## build 1
==> flow/design.v <==
`timescale 1ns / 1ps
module button_debounce (
    input clk,        
    input rst,        
    input button_in,  
    output reg button_out  
);
    parameter integer DEBOUNCE_TIME = 200; 
    reg [19:0] counter;
    reg button_state;
    always @(posedge clk or posedge rst) begin
        if (rst) begin
            counter <= 0;
            button_state <= 0;
            button_out <= 0;
        end else begin
            if (button_in != button_state) begin
                counter <= counter + 1;
                if (counter >= DEBOUNCE_TIME) begin
                    button_state <= button_in;
                    button_out <= button_in;
                    counter <= 0;
                end
            end else begin
                counter <= 0;
            end
        end
    end
endmodule
`timescale 1ns / 1ps
module operatorremainder(
    input [35:0] n,
    output reg is_multiple
);
	parameter DIVISOR = 20000;
	reg [35:0] temp;
	reg [35:0] quotient;
	reg [35:0] remainder;
	integer i;
	always @(*) begin
        temp = n;
        quotient = 0;
        remainder = 0;
        for (i = 35; i >= 0; i = i - 1) begin
            quotient = (quotient << 1) | (temp[i] ? 1'b1 : 1'b0);
            if (quotient >= DIVISOR) begin
                quotient = quotient - DIVISOR;
                remainder = (remainder << 1) | 1'b1;
            end else begin
                remainder = (remainder << 1);
            end
        end
        is_multiple = (quotient == 0);
    end
endmodule
`timescale 1ns / 1ps
module ClockTest(
	input clk,
	input rst,
	input btn,
	output reg [6:0] seg,  
	output reg [3:0] an,
	output reg buttons_pressed, 
	output reg buttons_released 
);
	wire is_divisible;  
   reg [7:0] counter;  
   reg [35:0] cnt;	 
   wire buttons_out;
	reg buttons_out_prev;
   wire [6:0] segments [15:0];  
	reg [3:0] ones;  
   reg [3:0] tens;  
	reg [3:0] s_ones;  
	reg [3:0] s_tens;  
   reg [6:0] refresh_counter;  
   reg refresh_flag;	 
   reg [7:0] clk_display;  
      assign segments[0] = 7'b1000000;   
      assign segments[1] = 7'b1111001;   
      assign segments[2] = 7'b0100100;   
      assign segments[3] = 7'b0110000;   
      assign segments[4] = 7'b0011001;   
      assign segments[5] = 7'b0010010;   
      assign segments[6] = 7'b0000010;   
      assign segments[7] = 7'b1111000;   
      assign segments[8] = 7'b0000000;   
      assign segments[9] = 7'b0010000;   
      assign segments[10] = 7'b0001000;  
      assign segments[11] = 7'b0000011;  
      assign segments[12] = 7'b1000110;  
      assign segments[13] = 7'b0100001;  
      assign segments[14] = 7'b0000110;  
      assign segments[15] = 7'b0001110;  
   button_debounce debounce (
		.clk(clk),
		.rst(rst),
		.button_in(btn),
		.button_out(buttons_out)
   );
   operatorremainder remainder (
        .n(cnt),
        .is_multiple(is_divisible)
    );
   always @ (posedge clk or posedge rst) begin
      if (rst) begin  
         cnt <= 0;
         counter <= 0;
			ones <= 0;
			tens <= 0;
			s_ones <= 0;
			s_tens <= 0;
			clk_display <= 0;
			buttons_out_prev <= 0;
			buttons_pressed <= 0;
			buttons_released <= 0;
      end else begin
			if(cnt == 1_200_000 -1) begin 
				cnt <= 0;
				ones <= 0;
				tens <= 0;
				s_ones <= 0;
				s_tens <= 0;
				clk_display <= 0;
			end else begin
			if (is_divisible) begin 
				if(clk_display == 60) begin
					s_ones <= 0;
					s_tens <= 0;
				end else begin
					clk_display <= clk_display+1;
					if(s_ones == 9) begin
						s_ones <= 0;
						s_tens <= s_tens + 1;
					end else begin
						s_ones <= s_ones + 1;
					end
				end
			end
			buttons_out_prev <= buttons_out;
			buttons_pressed <= (buttons_out & ~buttons_out_prev);	  
			buttons_released <= (~buttons_out & buttons_out_prev);  
			if (buttons_pressed) begin
				if (ones == 9) begin
					ones <= 0;
					if (tens == 9) begin
						tens <= 0;
					end else begin
						tens <= tens + 1;
					end
				end else begin
				ones <= ones + 1;
				end
			end
			cnt <= cnt + 1;
         end   
      end
   end
	always @(posedge clk or posedge rst) begin
		if (rst) begin
			refresh_counter <= 0;
			refresh_flag <= 0;
		end else begin
		refresh_counter <= refresh_counter + 1;
		if (refresh_counter == 250) begin   
			refresh_counter <= 0;
			refresh_flag <= ~refresh_flag;
		end
		end
	end
	always @(posedge clk or posedge rst) begin
		if (rst) begin
			seg <= 7'b1111111;
			an <= 4'b1111;
		end else
		case (refresh_counter[6:5])
			2'b00: begin
				seg <= segments[ones];
				an <= 4'b1110; 
			end
			2'b01: begin
				seg <= segments[tens];
				an <= 4'b1101; 
			end
				2'b10: begin
				seg <= segments[s_ones];
				an <= 4'b1011; 
			end
				2'b11: begin
				seg <= segments[s_tens];
				an <= 4'b0111; 
			end
		endcase
end
endmodule
Settings: LEC_CHECK=0, ABC_AREA=1, CAP_MARGIN=20, CORE_MARGIN=2, CORE_UTILIZATION=70, CTS_CLUSTER_SIZE=85, HOLD_SLACK_MARGIN=-0.1, MAX_ROUTING_LAYER=met4, SLEW_MARGIN=20; clock period 45.2 ns.
run.sh (not shown) runs the stock make flow with config.mk's settings and CLKGATE_MAP_FILE=.
Every stage of the flow completed for build 1, and the final layout passed the timing, design-rule and antenna checks.
The following lists how build 37 was set up differently from build 1:
- removing CTS_CLUSTER_SIZE (formerly 85)
- changing CORE_UTILIZATION from 70 to 40
- removing ABC_AREA (formerly 1)
- removing HOLD_SLACK_MARGIN (formerly -0.1)
- removing MAX_ROUTING_LAYER (formerly met4)
- changing the clock period (ns, I/O delays scaled along) from 45.2 to 50.0
--- outcome ---
Summary of build 37 over build 1: leakage power summed over all cells fell by 9.2 nW; adder and majority cell fraction of the synthesized area shows an increase of 0.23 points.
Combinational share of power ends up higher on build 37.
Est. power | build 37 vs build 1 | build 37 higher
Build 1 → build 37: detailed-route via count dropped about 3%, wire length of the first global-routing pass higher.
Modified inputs, build 95 compared to build 37
- CTS_CLUSTER_DIAMETER: unset -> 236
- SETUP_SLACK_MARGIN: unset -> 5.0
- CTS_CLUSTER_SIZE: unset -> 69
- CORE_MARGIN: 2 -> 10
- TNS_END_PERCENT: unset -> 10
- MAX_ROUTING_LAYER: unset -> met4
- HOLD_SLACK_MARGIN: unset -> 0.08
- GPL_ROUTABILITY_DRIVEN: unset -> 0
- CAP_MARGIN: 20 -> 30
- CORE_ASPECT_RATIO: unset -> 0.71
- CELL_PAD_IN_SITES_DETAIL_PLACEMENT: unset -> 1
- ABC_AREA: unset -> 1
- SLEW_MARGIN: 20 -> 5
## What came out
- Delta (build 95 minus build 37): clock period minus worst slack shows a reduction of 12.69 ns; non-clock buffer count has decreased; met2 capacity usage during global routing went down; overall routing resource usage now sits lower.
- Relative to build 37, the final cell area reported for build 95 is higher.
- Against build 37, worst hold slack after final layout in build 95 came out worse.
- Of the two values seen for library cell contributing the largest single delay on the critical path, sky130_fd_sc_hd__a2111oi_0 was produced by build 37 and sky130_fd_sc_hd__nand3_4 by build 95.
- Sequential share of layout area was lower in build 95 than in build 37.
- Going from build 37 to build 95, final core utilization has decreased; source-to-sink clock delay at the later pin of the worst-skew pair picked up an extra 0.02 ns; met3 layer usage reported by global route moved up.
Relative to build 95, the following input files were edited for build 59:
- HOLD_SLACK_MARGIN: 0.08 -> unset
- PLACE_DENSITY: unset -> 0.78
- CAP_MARGIN: 30 -> 20
- TNS_END_PERCENT: 10 -> 15
- CORE_MARGIN: 10 -> 7
- CTS_CLUSTER_SIZE: 69 -> 99
- CORE_ASPECT_RATIO: 0.71 -> unset
- CTS_CLUSTER_DIAMETER: 236 -> 175
- MAX_ROUTING_LAYER: met4 -> unset
- SETUP_SLACK_MARGIN: 5.0 -> unset
- GPL_ROUTABILITY_DRIVEN: 0 -> unset
- SLEW_MARGIN: 5 -> 20
- ABC_AREA: 1 -> 0
- CELL_PAD_IN_SITES_DETAIL_PLACEMENT: 1 -> unset
[summary]
Measured against build 59, the worst-path maximum fanout of build 95 comes out at 1.19 times the reference value.
Arithmetic-cell share of the synthesized area counting full adders, half adders and majority gates in build 59 is 0.23 points higher than in build 95
Build 59: total power after layout is 8.8% higher than what build 95 reported.
A cell with the largest stage delay on the worst path of sky130_fd_sc_hd__nor4_1 is what build 59 shows, while sky130_fd_sc_hd__nand3_4 belongs to build 95.
Build 59 ended with less clock network fraction of design power than build 95.
When the final numbers for build 95 and build 59 were put side by side, the die boundary width turned out to be smaller in build 59.
--- input diff build 59..build 6 ---
- SLEW_MARGIN now 5, was 20
- TNS_END_PERCENT no longer set, was 15
- GPL_ROUTABILITY_DRIVEN now 1, previously not set
- CTS_CLUSTER_SIZE no longer set, was 99
- CORE_MARGIN now 9, was 7
- PLACE_DENSITY no longer set, was 0.78
- MIN_ROUTING_LAYER now met2, previously not set
- ABC_AREA no longer set, was 0
- CTS_CLUSTER_DIAMETER now 317, was 175
- CELL_PAD_IN_SITES_GLOBAL_PLACEMENT now 2, previously not set
- SETUP_SLACK_MARGIN now -1.19, previously not set
- PLACE_DENSITY_LB_ADDON now 0.07, previously not set
Notes after the runs:
- In build 6 the implementation ran to completion but is not tape-out ready, as the final checks report DRC.
- Build 59 finished every step from synthesis to the final layout, and the layout passed the timing, design-rule and antenna checks.
- Reported for build 6 and build 59, number of buffers created by CTS turned out identical to the last digit.
- Build 6 ended up with a higher routed wire length than build 59 did.
- Taking build 59 as the reference, in build 6 worst slack on hold paths moved up; share of total power in sequential cells saw a decrease.

// ClockTest: RTL as listed in full above, without the edits since
clock: 45.2 ns
lec_check: 0
abc_area: 1
cap_margin: 20
core_margin: 2
core_utilization: 70
cts_cluster_size: 89
hold_slack_margin: -0.1
max_routing_layer: met4
slew_margin: 20
Change:
CORE_UTILIZATION = 72   (was 70)
CTS_CLUSTER_SIZE = 79   (was 89)
HOLD_SLACK_MARGIN = default   (was -0.1)
PLACE_DENSITY_LB_ADDON = 0.01   (was default)
clock period = 25.6 ns   (was 45.2 ns; I/O delays follow)
The new run produced a clean layout.
First-iteration DRC count increases by 11%.
Sequential share of layout area decreases by 0.29 points.
Cell area increases by 4.4%.
Change:
CELL_PAD_IN_SITES_DETAIL_PLACEMENT = 0   (was default)
CELL_PAD_IN_SITES_GLOBAL_PLACEMENT = 0   (was default)
CORE_ASPECT_RATIO = 1.38   (was default)
CTS_CLUSTER_DIAMETER = 236   (was default)
CTS_CLUSTER_SIZE = 80   (was 79)
GPL_ROUTABILITY_DRIVEN = 0   (was default)
HOLD_SLACK_MARGIN = -0.1   (was default)
SETUP_SLACK_MARGIN = 3.23   (was default)
What happened:
- The changed run aborted during global routing, error GRT-0232
- die size barely changes
- synthesized area does not change
- synthesized cell count stays the same
Change:
CORE_ASPECT_RATIO = 0.89   (was 1.38)
CTS_CLUSTER_DIAMETER = 75   (was 236)
CTS_CLUSTER_SIZE = 24   (was 80)
GPL_ROUTABILITY_DRIVEN = 1   (was 0)
HOLD_SLACK_MARGIN = default   (was -0.1)
MAX_ROUTING_LAYER = default   (was met4)
PLACE_DENSITY = 0.41   (was default)
PLACE_DENSITY_LB_ADDON = default   (was 0.01)
SETUP_SLACK_MARGIN = 3.68   (was 3.23)
The new run died in global routing (GRT-0232).
Synthesized cell count stays the same.
Synthesized area is unchanged.
Die area barely changes.
Power and IR drop assume default switching activity.
